===== flow/run.sh =====
#!/bin/bash
# the make line also repeats each setting of config.mk as NAME=value (left out here)
make -C /OpenROAD-flow-scripts/flow DESIGN_CONFIG=/design/flow/config.mk WORK_HOME=/design/flow/orfs CLKGATE_MAP_FILE= finish

===== flow/config.mk =====
export PLATFORM = sky130hd
export DESIGN_NAME = EQ_Engine
export DESIGN_NICKNAME = EQ_Engine
export VERILOG_FILES = /design/flow/design.v
export SDC_FILE = /design/flow/constraint.sdc
export NUM_CORES = 4
export LEC_CHECK = 0
export CAP_MARGIN = 20
export CELL_PAD_IN_SITES_DETAIL_PLACEMENT = 1
export CELL_PAD_IN_SITES_GLOBAL_PLACEMENT = 3
export CORE_ASPECT_RATIO = 0.99
export CORE_MARGIN = 2
export CORE_UTILIZATION = 45
export CTS_CLUSTER_DIAMETER = 212
export GPL_TIMING_DRIVEN = 0
export PLACE_DENSITY = 0.6
export SLEW_MARGIN = 20

===== flow/constraint.sdc =====
create_clock -name core_clock -period 14.9 [get_ports {clk}]
set_input_delay 2.9800 -clock core_clock [delete_from_list [all_inputs] [get_ports {clk}]]
set_output_delay 2.9800 -clock core_clock [all_outputs]
set_load 0.01 [all_outputs]

===== flow/design.v =====
module band_scale(POT, audio, scaled, rst_n, clk);
input rst_n, clk;
input [11:0]POT;
input signed [15:0]audio;
output [15:0]scaled;
logic [23:0]potSq;
logic signed [12:0]signedPot; 
logic signed [28:0]FIRscaled; 
logic flagPos, flagNeg, upperZero, upperOnes;
logic [23:0] potSq_q1;
assign potSq = POT*POT;
always_ff @(posedge clk, negedge rst_n) begin
  if (!rst_n)
    potSq_q1 <= '0;
  else
    potSq_q1 <= potSq;
end
assign signedPot = {1'b0, potSq_q1[23:12]};
assign FIRscaled = signedPot * audio;
assign upperZero = !(FIRscaled[27] && FIRscaled[26] && FIRscaled[25]);
assign upperOnes = FIRscaled[27] || FIRscaled[26] || FIRscaled[25];
assign flagNeg = (FIRscaled[28] && upperZero);
assign flagPos = (!FIRscaled[28] && upperOnes);
assign scaled = flagNeg ? 16'h8000 :
		flagPos ? 16'h7FFF : 
		FIRscaled[25:10];
endmodule
module EQ_Engine(clk, rst_n, lft_lp_out, rght_lp_out, lft_b1_out, rght_b1_out, lft_b2_out, rght_b2_out, lft_b3_out, rght_b3_out, lft_hp_out, rght_hp_out, aud_out_lft, aud_out_rght, POT_LP, POT_B1, POT_B2, POT_B3, POT_HP, VOL_POT);
input clk, rst_n;
input [11:0] POT_LP, POT_B1, POT_B2, POT_B3, POT_HP, VOL_POT;
input signed [15:0] lft_lp_out, rght_lp_out, lft_b1_out, rght_b1_out, lft_b2_out, rght_b2_out, lft_b3_out, rght_b3_out, lft_hp_out, rght_hp_out;
output [15:0] aud_out_lft, aud_out_rght;
logic signed [15:0] scaled_lp_lft, scaled_b1_lft, scaled_b2_lft, scaled_b3_lft, scaled_hp_lft, scaled_lp_rght, scaled_b1_rght, scaled_b2_rght, scaled_b3_rght, scaled_hp_rght;
logic signed [15:0] scaled_lp_lft_ff, scaled_b1_lft_ff, scaled_b2_lft_ff, scaled_b3_lft_ff, scaled_hp_lft_ff, scaled_lp_rght_ff, scaled_b1_rght_ff, scaled_b2_rght_ff, scaled_b3_rght_ff, scaled_hp_rght_ff;
logic signed [15:0] band_scale_sum_lft_ff, band_scale_sum_rght_ff, band_scale_sum_rght, band_scale_sum_lft;
logic signed [28:0] aud_out_mult_lft, aud_out_mult_rght;
band_scale bsleftlp(.POT(POT_LP), .audio(lft_lp_out), .scaled(scaled_lp_lft_ff), .clk(clk), .rst_n(rst_n));
band_scale bsleftb1(.POT(POT_B1), .audio(lft_b1_out), .scaled(scaled_b1_lft_ff), .clk(clk), .rst_n(rst_n));
band_scale bsleftb2(.POT(POT_B2), .audio(lft_b2_out), .scaled(scaled_b2_lft_ff), .clk(clk), .rst_n(rst_n));
band_scale bsleftb3(.POT(POT_B3), .audio(lft_b3_out), .scaled(scaled_b3_lft_ff), .clk(clk), .rst_n(rst_n));
band_scale bslefthp(.POT(POT_HP), .audio(lft_hp_out), .scaled(scaled_hp_lft_ff), .clk(clk), .rst_n(rst_n));
assign band_scale_sum_lft_ff = (scaled_lp_lft + scaled_b1_lft + scaled_b2_lft + scaled_b3_lft + scaled_hp_lft);
assign aud_out_mult_lft = (band_scale_sum_lft * $signed({1'b0, VOL_POT}));
assign aud_out_lft = aud_out_mult_lft [27:12];
band_scale bsrightlp(.POT(POT_LP), .audio(rght_lp_out), .scaled(scaled_lp_rght_ff), .clk(clk), .rst_n(rst_n));
band_scale bsrightb1(.POT(POT_B1), .audio(rght_b1_out), .scaled(scaled_b1_rght_ff), .clk(clk), .rst_n(rst_n));
band_scale bsrightb2(.POT(POT_B2), .audio(rght_b2_out), .scaled(scaled_b2_rght_ff), .clk(clk), .rst_n(rst_n));
band_scale bsrightb3(.POT(POT_B3), .audio(rght_b3_out), .scaled(scaled_b3_rght_ff), .clk(clk), .rst_n(rst_n));
band_scale bsrighthp(.POT(POT_HP), .audio(rght_hp_out), .scaled(scaled_hp_rght_ff), .clk(clk), .rst_n(rst_n));
assign band_scale_sum_rght_ff = (scaled_lp_rght + scaled_b1_rght + scaled_b2_rght + scaled_b3_rght + scaled_hp_rght);
assign aud_out_mult_rght = (band_scale_sum_rght * $signed({1'b0, VOL_POT}));
assign aud_out_rght = aud_out_mult_rght [27:12];
always_ff @(posedge clk, negedge rst_n) begin
  if (!rst_n) begin
    scaled_lp_lft <= '0;
    scaled_b1_lft <= '0;
    scaled_b2_lft <= '0;
    scaled_b3_lft <= '0;
    scaled_hp_lft <= '0;
    scaled_lp_rght <= '0;
    scaled_b1_rght <= '0;
    scaled_b2_rght <= '0;
    scaled_b3_rght <= '0;
    scaled_hp_rght <= '0;
  end
  else begin
    scaled_lp_lft <= scaled_lp_lft_ff;
    scaled_b1_lft <= scaled_b1_lft_ff;
    scaled_b2_lft <= scaled_b2_lft_ff;
    scaled_b3_lft <= scaled_b3_lft_ff;
    scaled_hp_lft <= scaled_hp_lft_ff;
    scaled_lp_rght <= scaled_lp_rght_ff;
    scaled_b1_rght <= scaled_b1_rght_ff;
    scaled_b2_rght <= scaled_b2_rght_ff;
    scaled_b3_rght <= scaled_b3_rght_ff;
    scaled_hp_rght <= scaled_hp_rght_ff;
  end
end
always_ff @(posedge clk, negedge rst_n) begin
  if (!rst_n) begin
    band_scale_sum_lft <= '0;
    band_scale_sum_rght <= '0;
  end
  else begin
    band_scale_sum_lft <= band_scale_sum_lft_ff;
    band_scale_sum_rght <= band_scale_sum_rght_ff;
  end
end
endmodule

==> flow_summary.toml, run 1 <==
# generated from flow reports
[timing]
slew_violations = 0
fin_crit_sh_pct = 96.3
relSlewSlack_pct = 28.3
fin_tns_setup_ns = 0
fin_worst_skew_ns = 0.0400
finalCriticalPeriod_ns = 14.35
hold_viol = 0
tightest_slew_ns = 1.08
finalSetupViolCount = 0
rsz0062_at_grt = "no"
fmax_mhz = 69.7

[critical_path]
r2r_cells = 23
crit_start = "VOL_POT[1]"
cp_max_fo = 10
critPathMostFrequentCell = "fa_1"
crit_arrival_ns = 11.37
startpoint_type = "primary input"
slowest_stage = "clkbuf_1"
endpoint = "aud_out_rght[15]"
rrSetupSlack_ns = 6.32
crit_type = "in2out"
r2r_start = "bsrightlp.potSq_q1[12]"
cp.depth = 26
cp.required_ns = 11.92
path_buffers = 7
cp-end-kind = "output pin"
critical_path.max_stage_delay_ns = 0.67
path_delay_family = "adder cells"
r2r-end = "scaled_lp_rght[14]"

[route]
ant_nets = 0
remaining_drc_errors = 0
wl_per_cell_um = 20.7
via_per_inst = 5.03
route.vias.total = 78400
dr.pass1.iters = 5
wl_um = 323000
drt-initial-drc-count = 2884

[synth]
ys_chip_area_mm2 = 0.110
synthTopCellsByCount = "3311 x inv_1, 2591 x fa_1, 1377 x and2_1, 1308 x nand2_1, 1062 x ha_1"
mux_area_share_pct = 0.153
synthAoiAreaFrac_pct = 4.16
synth_largest_type_area_fraction_pct = 47.1
syn_area_mm2 = 0.110
ys_seq_elements = 252
async_flop_share_pct = 100
netlist_logic_family_top = "adder cells"
synth_top_cell_by_area = "fa_1"
ys_seq_share_pct = 5.72
flop_cell = "dfrtp_1"
syn-num-nets = 15900
ys_cells = 12100
top_cells_by_area = "fa_1 47%, ha_1 12%, inv_1 11%"
synth-adder-area-share_pct = 59.1
syn_area_per_cell_um2 = 9.14
synth-edff-count = 0
ys_sh_simple_pct = 15.0
post-synth-top-count-cell = "inv_1"
yosysUniqueCellTypes = 73
yosysWarnings = 2
syn_inst = 12100
synth-xor-area-share_pct = 2.90

[hold_path]
hp-class = "reg2reg"
hold_start = "scaled_hp_lft[0]"
hold_depth = 1
holdPathEnd = "band_scale_sum_lft[0]"

[floorplanning]
core_area_mm2 = 0.243
pin_count = 266
die_x_um = 501
std_cell_rows = 180
fp_util_pct = 45.3
die-area_mm2 = 0.249
die_h_um = 496

[final_layout]
fin_area_mm2 = 0.118
regArea_mm2 = 0.00631
final_cells = 15600
utilization_pct = 48.6
syn2layout_area_growth_pct = 7.23
layout.nets = 16200
layout.area.comb_mm2 = 0.0896
fill_cells = 28200

[cts]
clock.latency.late_pin_ns = 0.65
cts_setup_buffers = 0
clockBufferDepth = 3
cts.sinks = 252
cts_root_buf = "clkbuf_16"
htreeDepth = 2
cts_tree = "done"
numCtsBuffers = 37
cts_resized = 0
clkSlewWorstSetupHoldPaths_ns = 0.06
cts_hold_buf = 0

[global_routing]
first_global_vias = 91900
grt_max_degree = 96
grt-ovfl-total = 0
antenna_found_initial = 18
grt_pass1_wl_um = 518000
grtUsageTotal_pct = 26.9

[placement]
globalplace.congestion = 0.881
place_area_mm2 = 0.117
numPortBuffers = 260
dp.cells = 15500
hpwl_um = 284000

[outcome]
status = "no timing/DRC/antenna violations"

[job]
tool_warnings = 48
max-cap-violations = 0
per-stage QoR:
stage	setup slack (ns)	hold WS, ns
after detailed placement	0.549	0.585
after floorplan	3.31	0.456
after CTS	0.487	0.602
final	0.547	0.594
after global routing	0.145	0.629
after global placement	-1.71	0.588
metal layers:
layer	vias up	part of all wire, %	global-route usage, %
met4	4	3.2	7.40
met5	-	0.0084	0
met2	1118	51	48.5
li1	35400	-	-
met1	41500	43	34.8
met3	370	3.0	2.30
area by class of cell:
| type | count | area share [%] |
|---|---|---|
| clock inverters | 19 | 0.185 |
| multi-input cells | 8008 | 75.9 |
| flip-flops and latches | 252 | 5.34 |
| well taps | 3185 | 3.37 |
| clock buffers | 45 | 0.870 |
| diodes | 6 | 0.0127 |
| repair buffers | 265 | 2.29 |
| inverters | 3311 | 10.5 |
| plain buffers | 481 | 1.54 |
==> run 2, diff against run 1 <==
CELL_PAD_IN_SITES_DETAIL_PLACEMENT = unset   (was 1)
CELL_PAD_IN_SITES_GLOBAL_PLACEMENT = 0   (was 3)
CORE_ASPECT_RATIO = unset   (was 0.99)
CORE_UTILIZATION = 72   (was 45)
CTS_CLUSTER_DIAMETER = 74   (was 212)
CTS_CLUSTER_SIZE = 49   (was unset)
GPL_ROUTABILITY_DRIVEN = 1   (was unset)
GPL_TIMING_DRIVEN = 1   (was 0)
MIN_ROUTING_LAYER = met1   (was unset)
PLACE_DENSITY = 0.36   (was 0.6)
SETUP_SLACK_MARGIN = 0.63   (was unset)
TNS_END_PERCENT = 45   (was unset)
clock period = 6.66 ns   (was 14.9 ns; I/O delays follow)
==> run 2 against run 1 <==
- the layout now fails its checks (negative setup slack)
- utilization rose by 38 points
- register-to-register slack worse by 6.6 ns
- synthesized cell count unchanged
- hold slack got worse by 0.020 ns
- worst setup slack worse by 2.2 ns
- wire length shrank 8.3%
- first-iteration DRC count grew 110%
- critical path type unchanged
- highest routed layer unchanged
==> flow_summary.toml, run 2 <==
# generated from flow reports
[placement]
hpwl_um = 241000
numPortBuffers = 265
globalplace.congestion = 0.941

[cts]
cts_hold_buf = 0
clkSlewWorstSetupHoldPaths_ns = 0.09
clockBufferDepth = 3
cts.sinks = 252
cts_root_buf = "clkbuf_16"
numCtsBuffers = 23
cts_tree = "done"
htreeDepth = 1
clock.latency.late_pin_ns = 0.66

[job]
tool_warnings = 54
max-cap-violations = 0

[route]
wl_per_cell_um = 18.9
wl_um = 296000
drt-initial-drc-count = 6151
dr.pass1.iters = 6
via_per_inst = 5.50
route.vias.total = 86100
remaining_drc_errors = 0
ant_nets = 0

[synth]
syn_area_mm2 = 0.110
synth-edff-count = 0
top_cells_by_area = "fa_1 47%, ha_1 12%, inv_1 11%"
ys_seq_elements = 252
yosysUniqueCellTypes = 73
ys_sh_simple_pct = 15.0
synthAoiAreaFrac_pct = 4.16
post-synth-top-count-cell = "inv_1"
synth_largest_type_area_fraction_pct = 47.1
ys_seq_share_pct = 5.72
netlist_logic_family_top = "adder cells"
mux_area_share_pct = 0.153
syn_inst = 12100
yosysWarnings = 2
synth-adder-area-share_pct = 59.1
async_flop_share_pct = 100
synth_top_cell_by_area = "fa_1"
syn-num-nets = 15900
synthTopCellsByCount = "3311 x inv_1, 2591 x fa_1, 1377 x and2_1, 1308 x nand2_1, 1062 x ha_1"
syn_area_per_cell_um2 = 9.14
synth-xor-area-share_pct = 2.90
ys_chip_area_mm2 = 0.110
flop_cell = "dfrtp_1"
ys_cells = 12100

[floorplanning]
pin_count = 266
die-area_mm2 = 0.156
die_x_um = 395
fp_util_pct = 72.5
core_area_mm2 = 0.152
die_h_um = 395
std_cell_rows = 143

[global_routing]
grt_max_degree = 115
met2_usage_pct = 66.8
top_usage_layer = "met2"
grtUsageTotal_pct = 38.2
use_met3_pct = 5.54
antenna_found_initial = 16
use_met1_pct = 47.8
grt-ovfl-total = 0
grt_pass1_wl_um = 477000
first_global_vias = 97000

[critical_path]
path_buffers = 10
slowest_stage = "fa_1"
critical_path.max_stage_delay_ns = 0.63
r2r-end = "scaled_hp_rght[0]"
rrSetupSlack_ns = -0.26
endpoint = "aud_out_lft[15]"
r2r_cells = 24
r2r_start = "bslefthp.potSq_q1[16]"
path_delay_family = "adder cells"
crit_type = "in2out"
crit_start = "VOL_POT[5]"
startpoint_type = "primary input"
critPathMostFrequentCell = "fa_1"
cp.required_ns = 5.33
cp-end-kind = "output pin"
crit_arrival_ns = 7.03
cp_max_fo = 11
cp.depth = 27

[hold_path]
hold_start = "scaled_hp_rght[0]"
holdPathEnd = "band_scale_sum_rght[0]"
hold_depth = 1
hp-class = "reg2reg"

[timing]
fin_tns_setup_ns = -55.33
slew_violations = 0
fin_crit_sh_pct = 126
fin_worst_skew_ns = 0.0870
finalSetupViolCount = 108
rsz0062_at_grt = "yes"
fmax_mhz = 120
tightest_slew_ns = 0.808
hold_viol = 0
relSlewSlack_pct = 46.1
finalCriticalPeriod_ns = 8.36
worst_slack_ns = -1.70

[final_layout]
layout.nets = 17500
fill_cells = 7879
layout.area.comb_mm2 = 0.0928
regArea_mm2 = 0.00632
syn2layout_area_growth_pct = 19.9
utilization_pct = 87.0

[outcome]
status = "complete, but fails checks"
violations = "negative setup slack"
## run 2: per-layer routing
metal | wire [µm] | share of wire [%] | vias to the layer above
met2 | 149000 | 50 | 3510
met3 | 22100 | 7.5 | 1075
met1 | 108000 | 37 | 43600
met5 | 99 | 0.033 | -
li1 | - | - | 37900
met4 | 16200 | 5.5 | 16
## run 2: metrics by stage
step                instances  setup WS (ns)  hold slack (ns)  area [µm²]
global route            15700          -1.95            0.557      132000
floorplan               12100         -0.949            0.456      112000
global placement        15300          -2.47            0.528      126000
CTS                     15600          -1.77            0.546      130000
finish                  15700          -1.70            0.574      132000
detailed placement      15300          -2.60            0.524      126000
## run 2: area by class of cell
| cell class | instances | share of cell area [%] |
|---|---|---|
| antenna | 7 | 0.0133 |
| clock buffer | 23 | 0.436 |
| clock inverter | 17 | 0.274 |
| inverter | 3311 | 9.41 |
| multi-input combinational | 8009 | 70.2 |
| sequential | 252 | 4.79 |
| tap | 2030 | 1.92 |
| timing repair buffer | 2010 | 12.9 |
## run 2: repair_timing
item,4_1_cts,5_1_grt
setup buffers,162,81
cloned,15,7
hold endpoints to repair,0,0
pin swaps,355,275
gates resized,939,495
setup endpoints to repair,218,228
==> run 3, diff against run 2 <==
CAP_MARGIN = 15   (was 20)
CTS_CLUSTER_SIZE = 21   (was 49)
MAX_ROUTING_LAYER = met4   (was unset)
PLACE_DENSITY = unset   (was 0.36)
SETUP_SLACK_MARGIN = 0.69   (was 0.63)
==> run 3 against run 2 <==
- the layout still fails its checks (negative setup slack)
- wire length hardly changed
- via count up 0.15%
- synthesized area unchanged
- largest cell class unchanged
- sequential cell count stayed put
- first-iteration DRC count is 5.3% lower
- clock skew decreased by 0.048 ns
- non-clock buffer count is 28 lower
- critical path depth down 1
- critical path type unchanged
- sequential share of layout area about the same
- clock-buffer cell count increased by 2
- cell area barely moved
==> flow_summary.toml, run 3 <==
# generated from flow reports
[floorplanning]
pin_count = 266
fp_util_pct = 72.5
std_cell_rows = 143
core_area_mm2 = 0.152
die_h_um = 395
die-area_mm2 = 0.156
die_x_um = 395

[timing]
slew_violations = 0
worst_slack_ns = -1.60
finalCriticalPeriod_ns = 8.26
rsz0062_at_grt = "yes"
tightest_slew_ns = 0.864
fmax_mhz = 121
relSlewSlack_pct = 42.4
fin_worst_skew_ns = 0.0392
finalSetupViolCount = 108
fin_crit_sh_pct = 124
hold_viol = 0

[critical_path]
crit_start = "VOL_POT[3]"
startpoint_type = "primary input"
critPathMostFrequentCell = "fa_1"
cp-end-kind = "output pin"
rrSetupSlack_ns = -0.41
cp.required_ns = 5.33
endpoint = "aud_out_rght[12]"
r2r_cells = 33
cp_max_fo = 4
path_buffers = 11
crit_type = "in2out"
r2r-end = "scaled_hp_rght[9]"
cp.depth = 26
r2r_start = "bslefthp.potSq_q1[17]"
slowest_stage = "fa_1"
critical_path.max_stage_delay_ns = 0.55
crit_arrival_ns = 6.93
path_delay_family = "adder cells"

[outcome]
violations = "negative setup slack"
status = "complete, but fails checks"

[cts]
cts_root_buf = "clkbuf_16"
numCtsBuffers = 25
htreeDepth = 1
clock.latency.late_pin_ns = 0.65
clockBufferDepth = 3
clkSlewWorstSetupHoldPaths_ns = 0.08
cts_tree = "done"
cts.sinks = 252

[synth]
yosysUniqueCellTypes = 73
flop_cell = "dfrtp_1"
syn_area_per_cell_um2 = 9.14
post-synth-top-count-cell = "inv_1"
syn_inst = 12100
netlist_logic_family_top = "adder cells"
ys_chip_area_mm2 = 0.110
synth-edff-count = 0
top_cells_by_area = "fa_1 47%, ha_1 12%, inv_1 11%"
synth_largest_type_area_fraction_pct = 47.1
synth_top_cell_by_area = "fa_1"
async_flop_share_pct = 100
syn_area_mm2 = 0.110
syn-num-nets = 15900
ys_cells = 12100
ys_sh_simple_pct = 15.0
synthAoiAreaFrac_pct = 4.16
mux_area_share_pct = 0.153
synth-xor-area-share_pct = 2.90
synthTopCellsByCount = "3311 x inv_1, 2591 x fa_1, 1377 x and2_1, 1308 x nand2_1, 1062 x ha_1"
ys_seq_share_pct = 5.72
ys_seq_elements = 252
yosysWarnings = 2
synth-adder-area-share_pct = 59.1

[global_routing]
first_global_vias = 96200
grt_pass1_wl_um = 472000
antenna_found_initial = 12
grt_max_degree = 118
grtUsageTotal_pct = 38.9
grt-ovfl-total = 0

[final_layout]
regArea_mm2 = 0.00633
fill_cells = 8039
final_cells = 15600
layout.nets = 17500
utilization_pct = 86.9
fin_area_mm2 = 0.132
layout.area.comb_mm2 = 0.0929
syn2layout_area_growth_pct = 19.8

[job]
max-cap-violations = 0
tool_warnings = 54

[route]
remaining_drc_errors = 0
dr.pass1.iters = 6
ant_nets = 0
route.vias.total = 86200
wl_um = 296000
via_per_inst = 5.51
wl_per_cell_um = 18.9
drt-initial-drc-count = 5822

[hold_path]
hp-class = "reg2reg"
holdPathEnd = "band_scale_sum_rght[0]"
hold_depth = 1
hold_start = "scaled_hp_rght[0]"

[placement]
hpwl_um = 240000
globalplace.congestion = 0.956
place_area_mm2 = 0.126
dp_slack_ns = -2.48
numPortBuffers = 265
dp.cells = 15300
## run 3: cell type report
type,instances,area share [%]
flip-flops and latches,252,4.79
clock buffers,25,0.474
clock inverters,17,0.211
multi-input cells,8009,70.4
inverters,3311,9.43
diodes,13,0.0246
well taps,2030,1.92
repair buffers,1982,12.7
## run 3: timing repair
item | in CTS | in global routing
hold buffers | 0 | 0
pin swaps | 281 | 336
gates resized | 740 | 672
endpoints found under the setup margin | 220 | 232
setup buffers | 128 | 87
gates cloned | 10 | 17
## run 3: metrics by stage
step	TNS, ns	hold slack (ns)
2_1_floorplan	-54.53	0.456
3_3_place_gp	-210.40	0.525
3_5_place_dp	-237.49	0.530
4_1_cts	-58.48	0.546
5_1_grt	-77.91	0.559
6_report	-54.84	0.533
## run 3: layer usage
layer	global-route usage, %	vias up	share of wire, %	wire (µm)
li1	-	37900	-	-
met1	47.2	43800	37	109000
met2	66.4	3475	51	150000
met3	5.52	1021	7.3	21700
met4	14.6	0	5.1	15100
met5	-	-	0	0
==> run 4, diff against run 3 <==
CORE_ASPECT_RATIO = 0.7   (was unset)
CTS_CLUSTER_DIAMETER = 376   (was 74)
CTS_CLUSTER_SIZE = unset   (was 21)
HOLD_SLACK_MARGIN = -0.08   (was unset)
TNS_END_PERCENT = 80   (was 45)
clock period = 6.47 ns   (was 6.66 ns; I/O delays follow)
==> run 4 against run 3 <==
- wire length increased by 14%
- largest cell class unchanged
- utilization grew 2.6 points
- critical path type unchanged
- register-to-register slack got worse by 0.20 ns
- synthesized area did not move
- the layout fails its checks (antenna violations, negative setup slack)
- non-clock buffer count increased by 252
- hold slack improved by 0.025 ns
- cell area rose by 3.3%
- critical endpoint is now aud_out_lft[5]
==> flow_summary.toml, run 4 <==
# generated from flow reports
[critical_path]
r2r_start = "bsrightb2.potSq_q1[12]"
startpoint_type = "primary input"
cp.depth = 33
critPathMostFrequentCell = "buf_6"
critical_path.max_stage_delay_ns = 0.50
crit_type = "in2out"
crit_start = "VOL_POT[3]"
path_delay_family = "adder cells"
cp-end-kind = "output pin"
crit_arrival_ns = 7.14
slowest_stage = "fa_1"
cp.required_ns = 5.18
r2r-end = "scaled_b2_rght[11]"
cp_max_fo = 5
rrSetupSlack_ns = -0.61
path_buffers = 16
r2r_cells = 23
endpoint = "aud_out_lft[5]"

[synth]
top_cells_by_area = "fa_1 47%, ha_1 12%, inv_1 11%"
flop_cell = "dfrtp_1"
yosysUniqueCellTypes = 73
synth-xor-area-share_pct = 2.90
synth_largest_type_area_fraction_pct = 47.1
ys_cells = 12100
netlist_logic_family_top = "adder cells"
synthAoiAreaFrac_pct = 4.16
syn_area_per_cell_um2 = 9.14
post-synth-top-count-cell = "inv_1"
ys_sh_simple_pct = 15.0
syn_inst = 12100
synthTopCellsByCount = "3311 x inv_1, 2591 x fa_1, 1377 x and2_1, 1308 x nand2_1, 1062 x ha_1"
mux_area_share_pct = 0.153
synth-edff-count = 0
ys_seq_share_pct = 5.72
ys_seq_elements = 252
synth-adder-area-share_pct = 59.1
yosysWarnings = 2
syn-num-nets = 15900
ys_chip_area_mm2 = 0.110
syn_area_mm2 = 0.110
synth_top_cell_by_area = "fa_1"
async_flop_share_pct = 100

[timing]
slew_violations = 0
hold_viol = 0
fin_tns_setup_ns = -86.65
fmax_mhz = 119
relSlewSlack_pct = 38.0
fin_worst_skew_ns = 0.0562
worst_slack_ns = -1.96
finalSetupViolCount = 170
fin_crit_sh_pct = 130
whs_ns = 0.558
finalCriticalPeriod_ns = 8.43
tightest_slew_ns = 0.930
rsz0062_at_grt = "yes"

[cts]
clkSlewWorstSetupHoldPaths_ns = 0.07
cts_tree = "done"
clock.latency.late_pin_ns = 0.70
clockBufferDepth = 3
cts_root_buf = "clkbuf_16"
htreeDepth = 1
cts_hold_buf = 0
numCtsBuffers = 31
cts.sinks = 252

[route]
dr.pass1.iters = 9
ant_nets = 1
wl_um = 337000
route.vias.total = 91200
wl_per_cell_um = 21.2
via_per_inst = 5.73
drt-initial-drc-count = 8535
remaining_drc_errors = 0

[floorplanning]
die_h_um = 331
fp_util_pct = 72.3
die_x_um = 472
std_cell_rows = 120
pin_count = 266
core_area_mm2 = 0.152
die-area_mm2 = 0.156

[outcome]
violations = "antenna violations, negative setup slack"
status = "complete, but fails checks"

[placement]
numPortBuffers = 265
dp_slack_ns = -2.82
dp.cells = 15400
place_area_mm2 = 0.127
hpwl_um = 252000
globalplace.congestion = 0.985

[global_routing]
first_global_vias = 100000
antenna_found_initial = 32
grt-ovfl-total = 0
grtUsageTotal_pct = 43.3
grt_max_degree = 122
grt_pass1_wl_um = 519000

[hold_path]
hold_depth = 1
holdPathEnd = "band_scale_sum_rght[0]"
hp-class = "reg2reg"
hold_start = "scaled_hp_rght[0]"

[final_layout]
syn2layout_area_growth_pct = 23.8
fill_cells = 6826
utilization_pct = 89.5
layout.nets = 17700
layout.area.comb_mm2 = 0.0945
regArea_mm2 = 0.00634
final_cells = 15900
fin_area_mm2 = 0.136

[job]
tool_warnings = 58
max-cap-violations = 0
-- run 4: cell type report --
type	count	area share, %
clock inverter	20	0.290
tap	2013	1.85
antenna	32	0.0587
multi-input combinational	8014	69.3
sequential	252	4.65
timing repair buffer	2234	14.1
inverter	3311	9.12
clock buffer	37	0.615
-- run 4: timing repair --
item                                    in CTS  in global routing
resized                                   1531                596
cloned                                      25                  5
endpoints found under the setup margin     229                232
pin swaps                                  640                418
setup buffers                              262                 95
-- run 4: per-layer routing --
metal / up-vias / track usage (%) / part of all wire (%)
met5: - / - / 0
li1: 38500 / - / -
met2: 5381 / 68.0 / 47
met3: 1557 / 9.21 / 11
met1: 45800 / 55.8 / 37
met4: 0 / 16.4 / 5.7
==> run 5, diff against run 4 <==
ABC_AREA = 1   (was unset)
CAP_MARGIN = 20   (was 15)
CELL_PAD_IN_SITES_GLOBAL_PLACEMENT = unset   (was 0)
CORE_ASPECT_RATIO = unset   (was 0.7)
CORE_UTILIZATION = 58   (was 72)
CTS_CLUSTER_DIAMETER = unset   (was 376)
GPL_ROUTABILITY_DRIVEN = unset   (was 1)
GPL_TIMING_DRIVEN = unset   (was 1)
HOLD_SLACK_MARGIN = unset   (was -0.08)
MAX_ROUTING_LAYER = unset   (was met4)
MIN_ROUTING_LAYER = unset   (was met1)
PLACE_DENSITY = 0.6   (was unset)
SETUP_SLACK_MARGIN = unset   (was 0.69)
TNS_END_PERCENT = unset   (was 80)
clock period = 5.05 ns   (was 6.47 ns; I/O delays follow)
==> run 5 against run 4 <==
- the layout fails its checks (negative setup slack)
- sequential share of layout area is 0.67 points lower
- critical path depth is 12 lower
- synthesized area is 9.0% higher
- non-clock buffer count is 498 higher
- clock-buffer cell count stayed put
- clock skew is 0.023 ns lower
- die size is 35% higher
- synthesized cell count is 31% higher
- via count is 15% higher
==> flow_summary.toml, run 5 <==
# generated from flow reports
[timing]
fin_worst_skew_ns = 0.0327
worst_slack_ns = -1.62
whs_ns = 0.299
fin_crit_sh_pct = 132
finalCriticalPeriod_ns = 6.67
rsz0062_at_grt = "yes"
hold_viol = 0
tightest_slew_ns = 0.910
fmax_mhz = 150
relSlewSlack_pct = 39.3
finalSetupViolCount = 232
slew_violations = 0

[final_layout]
utilization_pct = 77.3
layout.area.comb_mm2 = 0.104
regArea_mm2 = 0.00635
fill_cells = 14900
layout.nets = 21900
syn2layout_area_growth_pct = 32.9
fin_area_mm2 = 0.160

[floorplanning]
die-area_mm2 = 0.211
die_x_um = 459
die_h_um = 459
std_cell_rows = 167
pin_count = 266
fp_util_pct = 58.2
core_area_mm2 = 0.206

[synth]
synth-xor-area-share_pct = 2.56
synthTopCellsByCount = "5201 x inv_1, 4062 x nand2_1, 2591 x fa_1, 1062 x ha_1"
netlist_logic_family_top = "adder cells"
top_cells_by_area = "fa_1 43%, inv_1 16%, nand2_1 13%"
syn_inst = 15700
syn_area_mm2 = 0.120
async_flop_share_pct = 100
synth_top_cell_by_area = "fa_1"
syn_area_per_cell_um2 = 7.63
yosysWarnings = 2
synth-adder-area-share_pct = 54.3
synthAoiAreaFrac_pct = 4.02
ys_seq_share_pct = 5.25
syn-num-nets = 19600
ys_seq_elements = 252
synth-edff-count = 0
post-synth-top-count-cell = "inv_1"
yosysUniqueCellTypes = 44
mux_area_share_pct = 0
ys_cells = 15700
ys_sh_simple_pct = 16.0
synth_largest_type_area_fraction_pct = 43.2
ys_chip_area_mm2 = 0.120
flop_cell = "dfrtp_1"

[critical_path]
r2r_start = "bsrightb2.potSq_q1[15]"
cp_cell_sequence = "buf_8 -> buf_12 -> nand2_4 -> inv_4 -> fa_1 -> fa_2 -> buf_12 -> buf_6 -> fa_1 -> inv_2 -> fa_2 -> inv_2 -> fa_2 -> ha_4 -> a21oi_4 -> o21a_1 -> o21ai_1 -> a31oi_1 -> nand2_1 -> xor2_2 -> buf_2"
r2r-end = "scaled_b2_rght[0]"
path_delay_family = "adder cells"
endpoint = "aud_out_rght[13]"
cp-end-kind = "output pin"
path_buffers = 8
slowest_stage = "fa_1"
cp.depth = 21
r2r_cells = 25
critical_path.max_stage_delay_ns = 0.59
cp_max_fo = 6
startpoint_type = "primary input"
critPathMostFrequentCell = "fa_2"
rrSetupSlack_ns = -0.52
crit_start = "VOL_POT[1]"
crit_type = "in2out"
cp.required_ns = 4.04
crit_arrival_ns = 5.66

[route]
dr.pass1.iters = 6
drt-initial-drc-count = 6106
wl_per_cell_um = 16.5
via_per_inst = 5.03
wl_um = 342000
remaining_drc_errors = 0
route.vias.total = 104000
ant_nets = 0

[placement]
hpwl_um = 275000
place_area_mm2 = 0.144
numPortBuffers = 265
globalplace.congestion = 0.940

[cts]
numCtsBuffers = 31
cts_root_buf = "clkbuf_16"
clockBufferDepth = 3
clock.latency.late_pin_ns = 0.67
cts_tree = "done"
clkSlewWorstSetupHoldPaths_ns = 0.06
cts.sinks = 252
cts_hold_buf = 0
htreeDepth = 1

[job]
tool_warnings = 51
max-cap-violations = 0

[outcome]
status = "complete, but fails checks"
violations = "negative setup slack"

[global_routing]
grt-ovfl-total = 0
grtUsageTotal_pct = 32.5
grt_pass1_wl_um = 558000
antenna_found_initial = 14
grt_max_degree = 98
first_global_vias = 113000

[hold_path]
hp-class = "in2async"
## run 5: area by class of cell
cell class	instances	area share, %
clock inverters	20	0.199
inverters	5211	12.4
clock buffers	37	0.525
repair buffers	2732	15.6
multi-input cells	9796	65.2
well taps	2704	2.12
diodes	9	0.0141
flip-flops and latches	252	3.98
## run 5: per-layer routing
| metal | wire [µm] | part of all wire (%) | track usage [%] | vias to the layer above |
|---|---|---|---|---|
| met4 | 12900 | 3.8 | 10.2 | 8 |
| li1 | - | - | - | 48800 |
| met2 | 172000 | 50 | 57.0 | 2987 |
| met3 | 18900 | 5.5 | 3.50 | 771 |
| met5 | 52 | 0.015 | 0 | - |
| met1 | 138000 | 40 | 42.3 | 52000 |
## run 5: stage by stage
stage / std cells / TNS [ns] / worst slack (ns)
after floorplan: 15700 / -90.68 / -1.08
after global placement: 20200 / -344.54 / -2.46
after detailed placement: 20200 / -357.87 / -2.50
after CTS: 20600 / -97.33 / -1.60
after global routing: 20800 / -156.86 / -1.76
final: 20800 / -110.58 / -1.62
## run 5: timing repair
| item | in CTS | in global routing |
|---|---|---|
| pin swaps | 1101 | 860 |
| setup buffers | 288 | 143 |
| resized | 2196 | 1248 |
| setup endpoints to repair | 224 | 250 |
| cloned | 66 | 14 |
==> run 6, diff against run 5 <==
ABC_AREA = unset   (was 1)
CORE_UTILIZATION = 30   (was 58)
clock period = 17.6 ns   (was 5.05 ns; I/O delays follow)
==> run 6 against run 5 <==
- now clean on timing, DRC and antenna
- worst setup slack better by 4.6 ns
- register-to-register slack better by 11 ns
- non-clock buffer count down 2393
- utilization down 45 points
- critical path depth up 2
- final cell count down 19%
- cell area down 25%
- wire length down 23%
- synthesized cell count down 23%
- clock skew up 0.031 ns
- sequential share of layout area up 1.3 points
- critical endpoint is now aud_out_rght[15]
- highest routed layer unchanged
==> flow_summary.toml, run 6 <==
# generated from flow reports
[synth]
flop_cell = "dfrtp_1"
syn_area_mm2 = 0.110
synth-adder-area-share_pct = 59.1
ys_cells = 12100
yosysUniqueCellTypes = 73
synth_largest_type_area_fraction_pct = 47.1
syn_area_per_cell_um2 = 9.14
ys_chip_area_mm2 = 0.110
post-synth-top-count-cell = "inv_1"
top_cells_by_area = "fa_1 47%, ha_1 12%, inv_1 11%"
synthAoiAreaFrac_pct = 4.16
synth-xor-area-share_pct = 2.90
synth-edff-count = 0
synthTopCellsByCount = "3311 x inv_1, 2591 x fa_1, 1377 x and2_1, 1308 x nand2_1, 1062 x ha_1"
syn_inst = 12100
synth_top_cell_by_area = "fa_1"
syn-num-nets = 15900
ys_sh_simple_pct = 15.0
netlist_logic_family_top = "adder cells"
yosysWarnings = 2
ys_seq_elements = 252
mux_area_share_pct = 0.153
async_flop_share_pct = 100
ys_seq_share_pct = 5.72

[global_routing]
grt_max_degree = 158
antenna_found_initial = 87
grt-ovfl-total = 0
grt_pass1_wl_um = 438000
first_global_vias = 80800
grtUsageTotal_pct = 14.7

[hold_path]
hp-class = "reg2reg"
holdPathEnd = "band_scale_sum_lft[0]"
hold_start = "scaled_hp_lft[0]"
hold_depth = 1

[route]
via_per_inst = 4.42
drt-initial-drc-count = 2976
dr.pass1.iters = 7
remaining_drc_errors = 0
route.vias.total = 74300
wl_um = 264000
wl_per_cell_um = 15.7
ant_nets = 0

[critical_path]
cp-end-kind = "output pin"
critical_path.max_stage_delay_ns = 0.87
cp.depth = 23
r2r-end = "scaled_b2_lft[7]"
endpoint = "aud_out_rght[15]"
r2r_cells = 20
crit_start = "VOL_POT[7]"
startpoint_type = "primary input"
cp.required_ns = 14.08
rrSetupSlack_ns = 10.11
slowest_stage = "a2111oi_0"
cp_max_fo = 18
crit_type = "in2out"
cp_cell_sequence = "clkdlybuf4s50_1 -> buf_4 -> nand2_1 -> fa_1 -> fa_1 -> inv_1 -> fa_1 -> inv_1 -> fa_1 -> inv_1 -> fa_1 -> ha_1 -> nand4_1 -> a2111oi_0 -> nor3_1 -> or4_1 -> nand3_1 -> o41ai_2 -> o21ai_0 -> o21a_1 -> nor2_1 -> xnor2_1 -> clkdlybuf4s50_1"
path_delay_family = "adder cells"
crit_arrival_ns = 11.09
critPathMostFrequentCell = "fa_1"
r2r_start = "bsrightb2.potSq_q1[15]"
path_buffers = 6

[timing]
fin_tns_setup_ns = 0
tightest_slew_ns = 0.993
finalCriticalPeriod_ns = 14.61
finalSetupViolCount = 0
fin_crit_sh_pct = 83.0
rsz0062_at_grt = "no"
relSlewSlack_pct = 33.4
fmax_mhz = 68.4
fin_worst_skew_ns = 0.0642
worst_slack_ns = 2.99
slew_violations = 0
hold_viol = 0

[floorplanning]
die_x_um = 610
std_cell_rows = 222
die-area_mm2 = 0.372
pin_count = 266
die_h_um = 610
core_area_mm2 = 0.366
fp_util_pct = 30.1

[outcome]
status = "no timing/DRC/antenna violations"

[cts]
clock.latency.late_pin_ns = 0.62
cts_tree = "done"
clkSlewWorstSetupHoldPaths_ns = 0.06
numCtsBuffers = 35
clockBufferDepth = 3
cts_hold_buf = 0
cts_root_buf = "clkbuf_16"
htreeDepth = 2
cts_resized = 0
cts.sinks = 252
cts_setup_buffers = 0

[placement]
globalplace.congestion = 0.834
hpwl_um = 224000
dp_slack_ns = 2.90
dp.cells = 16700
numPortBuffers = 265

[final_layout]
fill_cells = 37800
syn2layout_area_growth_pct = 8.00
final_cells = 16800
layout.nets = 15800

[job]
max-cap-violations = 0
tool_warnings = 50
## run 6: layout make-up
type | count | area (µm²) | share of cell area, %
sequential | 252 | 6310 | 5.30
antenna | 17 | 42.5 | 0.0358
clock buffer | 42 | 963 | 0.810
clock inverter | 22 | 340 | 0.286
multi-input combinational | 8008 | 89600 | 75.3
timing repair buffer | 339 | 3220 | 2.71
inverter | 3311 | 12400 | 10.4
tap | 4816 | 6030 | 5.06
## run 6: through the flow
stage	area [µm²]	hold slack [ns]	utilization (%)
floorplan	110000	0.456	-
global placement	118000	0.518	32.2
detailed placement	118000	0.493	32.2
CTS	119000	0.516	32.5
global route	119000	0.537	32.5
finish	119000	0.520	32.5
## run 6: routing by layer
| layer | GRT usage [%] | share of wire [%] |
|---|---|---|
| met1 | 19.9 | 45 |
| met2 | 25.2 | 48 |
| met3 | 2.25 | 4.8 |
| met4 | 2.28 | 1.5 |
| met5 | 0 | 0.17 |
==> run 7, diff against run 6 <==
CELL_PAD_IN_SITES_DETAIL_PLACEMENT = 2   (was unset)
CORE_ASPECT_RATIO = 1.61   (was unset)
CORE_MARGIN = 9   (was 2)
CORE_UTILIZATION = 24   (was 30)
CTS_CLUSTER_DIAMETER = 40   (was unset)
CTS_CLUSTER_SIZE = 58   (was unset)
GPL_ROUTABILITY_DRIVEN = 1   (was unset)
PLACE_DENSITY = unset   (was 0.6)
SETUP_SLACK_MARGIN = 4.92   (was unset)
TNS_END_PERCENT = 25   (was unset)
clock period = 20.6 ns   (was 17.6 ns; I/O delays follow)
==> run 7 against run 6 <==
- clock skew up 0.022 ns
- critical path depth unchanged
- utilization down 6.0 points
- register-to-register slack better by 2.2 ns
- sequential share of layout area down 0.10 points
- still clean
==> flow_summary.toml, run 7 <==
# generated from flow reports
[cts]
cts_tree = "done"
htreeDepth = 2
clkSlewWorstSetupHoldPaths_ns = 0.05
clockBufferDepth = 3
cts_resized = 10
cts.sinks = 252
cts_setup_buffers = 0
numCtsBuffers = 58
cts_hold_buf = 0
cts_root_buf = "clkbuf_16"
clock.latency.late_pin_ns = 0.75

[critical_path]
startpoint_type = "primary input"
endpoint = "aud_out_rght[15]"
path_buffers = 6
cp.required_ns = 16.48
cp.depth = 23
slowest_stage = "fa_1"
rrSetupSlack_ns = 12.27
r2r-end = "scaled_b2_rght[5]"
path_delay_family = "adder cells"
r2r_start = "bsrightb2.potSq_q1[16]"
cp_cell_sequence = "clkdlybuf4s50_1 -> clkbuf_8 -> nand2_1 -> fa_1 -> inv_1 -> fa_1 -> fa_1 -> inv_1 -> fa_1 -> inv_1 -> fa_1 -> ha_1 -> nand4_1 -> a2111oi_4 -> nor3_1 -> or4_1 -> nand3_2 -> o41ai_4 -> o21ai_2 -> o21a_1 -> nor2_1 -> xnor2_1 -> clkdlybuf4s50_1"
critPathMostFrequentCell = "fa_1"
crit_arrival_ns = 11.44
crit_start = "VOL_POT[1]"
crit_type = "in2out"
critical_path.max_stage_delay_ns = 0.66
cp-end-kind = "output pin"
cp_max_fo = 31
r2r_cells = 22

[floorplanning]
die_x_um = 552
fp_util_pct = 24.1
die-area_mm2 = 0.484
std_cell_rows = 315
die_h_um = 878
pin_count = 266
core_area_mm2 = 0.457

[route]
route.vias.total = 82500
wl_um = 429000
drt-initial-drc-count = 3086
via_per_inst = 4.56
wl_per_cell_um = 23.7
ant_nets = 0
remaining_drc_errors = 0
dr.pass1.iters = 5

[timing]
fin_worst_skew_ns = 0.0862
tightest_slew_ns = 1.11
rsz0062_at_grt = "yes"
relSlewSlack_pct = 26.3
fin_tns_setup_ns = 0
fmax_mhz = 64.3
slew_violations = 0
hold_viol = 0
finalCriticalPeriod_ns = 15.56
finalSetupViolCount = 0
fin_crit_sh_pct = 75.5

[global_routing]
grt_pass1_wl_um = 644000
first_global_vias = 106000
antenna_found_initial = 90
grt_max_degree = 129
grt-ovfl-total = 0
grtUsageTotal_pct = 17.4

[final_layout]
syn2layout_area_growth_pct = 10.3
layout.nets = 15900

[placement]
numPortBuffers = 265
globalplace.congestion = 0.824
hpwl_um = 365000

[synth]
async_flop_share_pct = 100
flop_cell = "dfrtp_1"
ys_cells = 12100
netlist_logic_family_top = "adder cells"
synth-xor-area-share_pct = 2.90
synthAoiAreaFrac_pct = 4.16
mux_area_share_pct = 0.153
post-synth-top-count-cell = "inv_1"
ys_chip_area_mm2 = 0.110
syn-num-nets = 15900
syn_area_mm2 = 0.110
synthTopCellsByCount = "3311 x inv_1, 2591 x fa_1, 1377 x and2_1, 1308 x nand2_1, 1062 x ha_1"
yosysUniqueCellTypes = 73
syn_inst = 12100
synth-adder-area-share_pct = 59.1
syn_area_per_cell_um2 = 9.14
ys_sh_simple_pct = 15.0
synth_top_cell_by_area = "fa_1"
ys_seq_elements = 252
synth_largest_type_area_fraction_pct = 47.1
synth-edff-count = 0
top_cells_by_area = "fa_1 47%, ha_1 12%, inv_1 11%"
ys_seq_share_pct = 5.72
yosysWarnings = 2

[hold_path]
hold_start = "scaled_hp_lft[0]"
hold_depth = 1
holdPathEnd = "band_scale_sum_lft[0]"
hp-class = "reg2reg"

[job]
max-cap-violations = 0
tool_warnings = 51

[outcome]
status = "no timing/DRC/antenna violations"
run 7: final cells by class:
cell class                 count  area (µm²)
sequential                   252        6320
timing repair buffer         341        3270
antenna                       52         130
tap                         6023        7540
clock inverter                40         524
clock buffer                  69        1580
inverter                    3311       12400
multi-input combinational   8008       89700
fill                       51600      336000
run 7: stage by stage:
step | worst slack [ns] | instance area [µm²] | hold WS [ns] | cells | utilization (%)
2_1_floorplan | 6.73 | 110000 | 0.456 | 12100 | -
3_5_place_dp | 4.25 | 119000 | 0.568 | 17900 | 26.1
6_report | 5.04 | 121000 | 0.539 | 18100 | 26.6
3_3_place_gp | 4.59 | 119000 | 0.566 | 17900 | 26.1
5_1_grt | 4.89 | 121000 | 0.597 | 18100 | 26.6
4_1_cts | 4.92 | 121000 | 0.573 | 18000 | 26.5
run 7: routing by layer:
| layer | wire length [µm] | track usage [%] | vias to the layer above | share of wire [%] |
|---|---|---|---|---|
| li1 | - | - | 34700 | - |
| met1 | 141000 | 16.4 | 43800 | 33 |
| met2 | 240000 | 34.5 | 2300 | 56 |
| met3 | 13600 | 2.10 | 1577 | 3.2 |
| met4 | 34300 | 11.7 | 62 | 8.0 |
| met5 | 428 | 0 | - | 0.10 |
==> run 8, diff against run 7 <==
CELL_PAD_IN_SITES_DETAIL_PLACEMENT = unset   (was 2)
CELL_PAD_IN_SITES_GLOBAL_PLACEMENT = 1   (was unset)
CORE_ASPECT_RATIO = 0.5   (was 1.61)
CORE_MARGIN = 5   (was 9)
CORE_UTILIZATION = 72   (was 24)
CTS_CLUSTER_DIAMETER = 187   (was 40)
CTS_CLUSTER_SIZE = 87   (was 58)
GPL_TIMING_DRIVEN = 0   (was unset)
MIN_ROUTING_LAYER = met1   (was unset)
PLACE_DENSITY_LB_ADDON = 0.24   (was unset)
SETUP_SLACK_MARGIN = -0.44   (was 4.92)
TNS_END_PERCENT = 20   (was 25)
clock period = 6.66 ns   (was 20.6 ns; I/O delays follow)
==> run 8 against run 7 <==
- the run now fails in 3_3_place_gp
- synthesized area unchanged
- synthesized cell count unchanged
- die size decreased by 67%
==> flow_summary.toml, run 8 <==
# implementation run metrics
[synth]
synth_top_cell_by_area = "fa_1"
ys_chip_area_mm2 = 0.110
async_flop_share_pct = 100
synthTopCellsByCount = "3311 x inv_1, 2591 x fa_1, 1377 x and2_1, 1308 x nand2_1, 1062 x ha_1"
ys_cells = 12100
post-synth-top-count-cell = "inv_1"
synth-xor-area-share_pct = 2.90
yosysWarnings = 2
syn-num-nets = 15900
synth_largest_type_area_fraction_pct = 47.1
ys_seq_share_pct = 5.72
ys_seq_elements = 252
syn_inst = 12100
ys_sh_simple_pct = 15.0
synthAoiAreaFrac_pct = 4.16
flop_cell = "dfrtp_1"
top_cells_by_area = "fa_1 47%, ha_1 12%, inv_1 11%"
syn_area_mm2 = 0.110
syn_area_per_cell_um2 = 9.14
synth-adder-area-share_pct = 59.1
synth-edff-count = 0
yosysUniqueCellTypes = 73
mux_area_share_pct = 0.153
netlist_logic_family_top = "adder cells"

[floorplanning]
die_h_um = 287
die_x_um = 563
pin_count = 266
fp_util_pct = 72.5
std_cell_rows = 101
core_area_mm2 = 0.152
die-area_mm2 = 0.161

[outcome]
status = "stopped before the end"
flow.stopped_at = "3_3_place_gp"
error_line = "[ERROR FLW-0024] Place density exceeds 1.0 (current PLACE_DENSITY_LB_ADDON =  0.24). Please check if the value of  PLACE_DENSITY_LB_ADDON is between 0 and 0.99."
==> run 9, diff against run 8 <==
ABC_AREA = 1   (was unset)
CELL_PAD_IN_SITES_GLOBAL_PLACEMENT = unset   (was 1)
CORE_ASPECT_RATIO = unset   (was 0.5)
CORE_MARGIN = 2   (was 5)
CTS_CLUSTER_DIAMETER = unset   (was 187)
CTS_CLUSTER_SIZE = 96   (was 87)
GPL_ROUTABILITY_DRIVEN = unset   (was 1)
GPL_TIMING_DRIVEN = unset   (was 0)
MIN_ROUTING_LAYER = unset   (was met1)
PLACE_DENSITY = 0.4   (was unset)
PLACE_DENSITY_LB_ADDON = unset   (was 0.24)
SETUP_SLACK_MARGIN = unset   (was -0.44)
TNS_END_PERCENT = unset   (was 20)
clock period = 6.9 ns   (was 6.66 ns; I/O delays follow)
==> run 9 against run 8 <==
- now fails the layout checks on negative setup slack
- synthesized cell count is 31% higher
- synthesized area up 9.0%
- die size increased by 5.3%
==> flow_summary.toml, run 9 <==
# generated from flow reports
[floorplanning]
die_x_um = 412
fp_util_pct = 72.6
die_h_um = 412
die-area_mm2 = 0.170
pin_count = 266
std_cell_rows = 149
core_area_mm2 = 0.165

[placement]
dp.cells = 18900
globalplace.congestion = 0.965
hpwl_um = 269000
place_area_mm2 = 0.134
numPortBuffers = 265

[global_routing]
grt-ovfl-total = 0
met2_usage_pct = 68.6
use_met1_pct = 46.5
grt_max_degree = 199
grt_pass1_wl_um = 532000
antenna_found_initial = 14
first_global_vias = 112000
use_met3_pct = 5.90
grtUsageTotal_pct = 38.8
top_usage_layer = "met2"

[critical_path]
cp_max_fo = 5
r2r-end = "scaled_b1_rght[8]"
cp.depth = 26
cp.required_ns = 5.52
critical_path.max_stage_delay_ns = 0.58
path_buffers = 11
endpoint = "aud_out_rght[12]"
r2r_cells = 21
crit_start = "VOL_POT[1]"
critPathMostFrequentCell = "nand2_1"
r2r_start = "bsrightb1.potSq_q1[16]"
rrSetupSlack_ns = 0.75
cp-end-kind = "output pin"
crit_arrival_ns = 6.28
slowest_stage = "fa_1"
path_delay_family = "adder cells"
crit_type = "in2out"
startpoint_type = "primary input"

[hold_path]
hold_depth = 1
hp-class = "reg2reg"
hold_start = "scaled_hp_lft[0]"
holdPathEnd = "band_scale_sum_lft[0]"

[timing]
slew_violations = 0
worst_slack_ns = -0.761
rsz0062_at_grt = "yes"
hold_viol = 0
finalSetupViolCount = 32
fmax_mhz = 131
tightest_slew_ns = 1.11
fin_crit_sh_pct = 111
relSlewSlack_pct = 25.8
fin_worst_skew_ns = 0.0222
finalCriticalPeriod_ns = 7.66

[synth]
synth-adder-area-share_pct = 54.3
ys_cells = 15700
synthTopCellsByCount = "5201 x inv_1, 4062 x nand2_1, 2591 x fa_1, 1062 x ha_1"
mux_area_share_pct = 0
yosysUniqueCellTypes = 44
async_flop_share_pct = 100
ys_seq_share_pct = 5.25
post-synth-top-count-cell = "inv_1"
synthAoiAreaFrac_pct = 4.02
syn_area_per_cell_um2 = 7.63
yosysWarnings = 2
syn_inst = 15700
synth_largest_type_area_fraction_pct = 43.2
synth-xor-area-share_pct = 2.56
syn_area_mm2 = 0.120
top_cells_by_area = "fa_1 43%, inv_1 16%, nand2_1 13%"
ys_chip_area_mm2 = 0.120
synth-edff-count = 0
syn-num-nets = 19600
ys_seq_elements = 252
flop_cell = "dfrtp_1"
ys_sh_simple_pct = 16.0
netlist_logic_family_top = "adder cells"
synth_top_cell_by_area = "fa_1"

[route]
drt-initial-drc-count = 8340
wl_per_cell_um = 17.1
via_per_inst = 5.40
ant_nets = 0
dr.pass1.iters = 13
wl_um = 327000
remaining_drc_errors = 0
route.vias.total = 103000

[outcome]
status = "complete, but fails checks"
violations = "negative setup slack"

[final_layout]
syn2layout_area_growth_pct = 14.6
final_cells = 19100
fin_area_mm2 = 0.138
utilization_pct = 83.2
layout.nets = 20700

[cts]
clkSlewWorstSetupHoldPaths_ns = 0.07
cts_root_buf = "clkbuf_16"
numCtsBuffers = 29
cts_tree = "done"
clockBufferDepth = 3
cts.sinks = 252
htreeDepth = 1
cts_hold_buf = 0
clock.latency.late_pin_ns = 0.66

[job]
tool_warnings = 54
max-cap-violations = 0
[run 9: cell type report]
cell class,instances,area (µm²)
multi-input cells,9777,94100
fillers,10500,27800
diodes,3,7.51
well taps,2189,2740
clock buffers,31,753
repair buffers,1590,13900
flip-flops and latches,252,6310
inverters,5211,19600
clock inverters,23,279
[run 9: stage by stage]
step | setup TNS, ns | setup WS [ns] | hold WS [ns]
final | -19.16 | -0.761 | 0.522
after detailed placement | -72.37 | -1.58 | 0.513
after floorplan | -0.0228 | -0.0228 | 0.456
after CTS | -14.16 | -0.635 | 0.535
after global placement | -59.30 | -1.48 | 0.506
after global routing | -22.04 | -0.847 | 0.531
[run 9: what timing repair did]
item / 4_1_cts / 5_1_grt
setup buffers: 82 / 34
hold endpoints to repair: 0 / 0
endpoints found under the setup margin: 32 / 85
pin swaps: 166 / 170
cloned: 9 / 0
resized: 446 / 272
[run 9: routing by layer]
| metal | routed length, µm | share of wire, % |
|---|---|---|
| met4 | 19500 | 6.0 |
| met3 | 26300 | 8.1 |
| met2 | 164000 | 50 |
| met5 | 101 | 0.031 |
| met1 | 117000 | 36 |
==> run 10, diff against run 9 <==
ABC_AREA = unset   (was 1)
CELL_PAD_IN_SITES_GLOBAL_PLACEMENT = 3   (was unset)
CORE_ASPECT_RATIO = 0.59   (was unset)
CORE_UTILIZATION = 45   (was 72)
CTS_CLUSTER_DIAMETER = 166   (was unset)
CTS_CLUSTER_SIZE = unset   (was 96)
PLACE_DENSITY = 0.6   (was 0.4)
clock period = 7.41 ns   (was 6.9 ns; I/O delays follow)
==> run 10 against run 9 <==
- the layout still fails its checks (negative setup slack)
- synthesized area shrank 8.2%
- global-route usage shrank 14 points
- non-clock buffer count shrank 88
- register-to-register slack lost 0.47 ns
- hold slack lost 0.032 ns
- first-iteration DRC count shrank 50%
- highest routed layer unchanged
- clock-buffer cell count grew 8
- wire length shrank 9.5%
==> flow_summary.toml, run 10 <==
# generated from flow reports
[critical_path]
r2r_cells = 23
crit_start = "VOL_POT[4]"
critPathMostFrequentCell = "fa_2"
endpoint = "aud_out_rght[12]"
startpoint_type = "primary input"
rrSetupSlack_ns = 0.28
r2r_start = "bslefthp.potSq_q1[15]"
cp_max_fo = 6
cp.required_ns = 5.93
cp-end-kind = "output pin"
path_buffers = 9
slowest_stage = "fa_2"
r2r-end = "scaled_hp_rght[14]"
crit_arrival_ns = 6.94
path_delay_family = "adder cells"
cp.depth = 24
cp_cell_sequence = "buf_2 -> buf_6 -> nand2_4 -> fa_2 -> inv_2 -> fa_2 -> inv_2 -> fa_1 -> inv_2 -> fa_2 -> fa_2 -> ha_4 -> o211ai_1 -> buf_4 -> a2111oi_4 -> nor3_4 -> or4_4 -> nand3_4 -> o41ai_4 -> buf_4 -> o21bai_4 -> buf_6 -> xor2_1 -> buf_2"
crit_type = "in2out"
critical_path.max_stage_delay_ns = 0.56

[synth]
ys_seq_share_pct = 5.72
synth-xor-area-share_pct = 2.90
synthTopCellsByCount = "3311 x inv_1, 2591 x fa_1, 1377 x and2_1, 1308 x nand2_1, 1062 x ha_1"
synthAoiAreaFrac_pct = 4.16
post-synth-top-count-cell = "inv_1"
ys_cells = 12100
flop_cell = "dfrtp_1"
yosysWarnings = 2
synth_largest_type_area_fraction_pct = 47.1
ys_chip_area_mm2 = 0.110
top_cells_by_area = "fa_1 47%, ha_1 12%, inv_1 11%"
ys_seq_elements = 252
syn_area_per_cell_um2 = 9.14
ys_sh_simple_pct = 15.0
syn_inst = 12100
netlist_logic_family_top = "adder cells"
mux_area_share_pct = 0.153
syn_area_mm2 = 0.110
synth-adder-area-share_pct = 59.1
synth_top_cell_by_area = "fa_1"
synth-edff-count = 0
async_flop_share_pct = 100
syn-num-nets = 15900
yosysUniqueCellTypes = 73

[job]
max-cap-violations = 0
tool_warnings = 54

[timing]
worst_slack_ns = -1.01
fin_worst_skew_ns = 0.0311
fmax_mhz = 119
tightest_slew_ns = 0.942
finalSetupViolCount = 30
whs_ns = 0.490
finalCriticalPeriod_ns = 8.42
fin_crit_sh_pct = 114
relSlewSlack_pct = 37.2
slew_violations = 0
hold_viol = 0
rsz0062_at_grt = "yes"
fin_tns_setup_ns = -20.92

[global_routing]
grt_max_degree = 143
grt_pass1_wl_um = 479000
antenna_found_initial = 21
grtUsageTotal_pct = 24.5
grt-ovfl-total = 0
first_global_vias = 85200

[outcome]
violations = "negative setup slack"
status = "complete, but fails checks"

[floorplanning]
pin_count = 266
std_cell_rows = 139
die_x_um = 648
die_h_um = 384
core_area_mm2 = 0.243
fp_util_pct = 45.3
die-area_mm2 = 0.249

[hold_path]
hp-class = "reg2reg"
hold_depth = 1
holdPathEnd = "band_scale_sum_rght[0]"
hold_start = "scaled_hp_rght[0]"

[cts]
clkSlewWorstSetupHoldPaths_ns = 0.08
cts.sinks = 252
cts_tree = "done"
numCtsBuffers = 31
clockBufferDepth = 3
clock.latency.late_pin_ns = 0.69
cts_hold_buf = 0
htreeDepth = 1
cts_root_buf = "clkbuf_16"

[route]
wl_um = 296000
dr.pass1.iters = 7
wl_per_cell_um = 18.0
ant_nets = 0
via_per_inst = 4.78
drt-initial-drc-count = 4170
remaining_drc_errors = 0
route.vias.total = 78400

[final_layout]
layout.nets = 17000
final_cells = 16400
syn2layout_area_growth_pct = 16.1
fin_area_mm2 = 0.128
utilization_pct = 52.6

[placement]
dp.cells = 16200
place_area_mm2 = 0.124
hpwl_um = 262000
globalplace.congestion = 0.897
numPortBuffers = 265
## run 10: final cells by class
type,instances,area [µm²]
diodes,7,17.5
clock buffers,39,856
clock inverters,19,280
fillers,22700,115000
inverters,3311,12400
multi-input cells,8011,91200
flip-flops and latches,252,6310
well taps,3243,4060
repair buffers,1502,12700
## run 10: metrics by stage
stage,worst slack [ns]
2_1_floorplan,-0.499
3_3_place_gp,-2.32
3_5_place_dp,-2.44
4_1_cts,-1.00
5_1_grt,-1.18
6_report,-1.01
## run 10: metal layers
metal	vias up	part of all wire (%)	GRT usage [%]
li1	36900	-	-
met1	40000	53	39.8
met2	1345	41	35.2
met3	154	5.8	3.88
met4	10	0.87	2.24
met5	-	0.027	0
## run 10: repair_timing
action	in CTS	in global routing
resized	395	293
gates cloned	5	6
setup endpoints to repair	113	163
pin swaps	140	156
buffers inserted	56	36
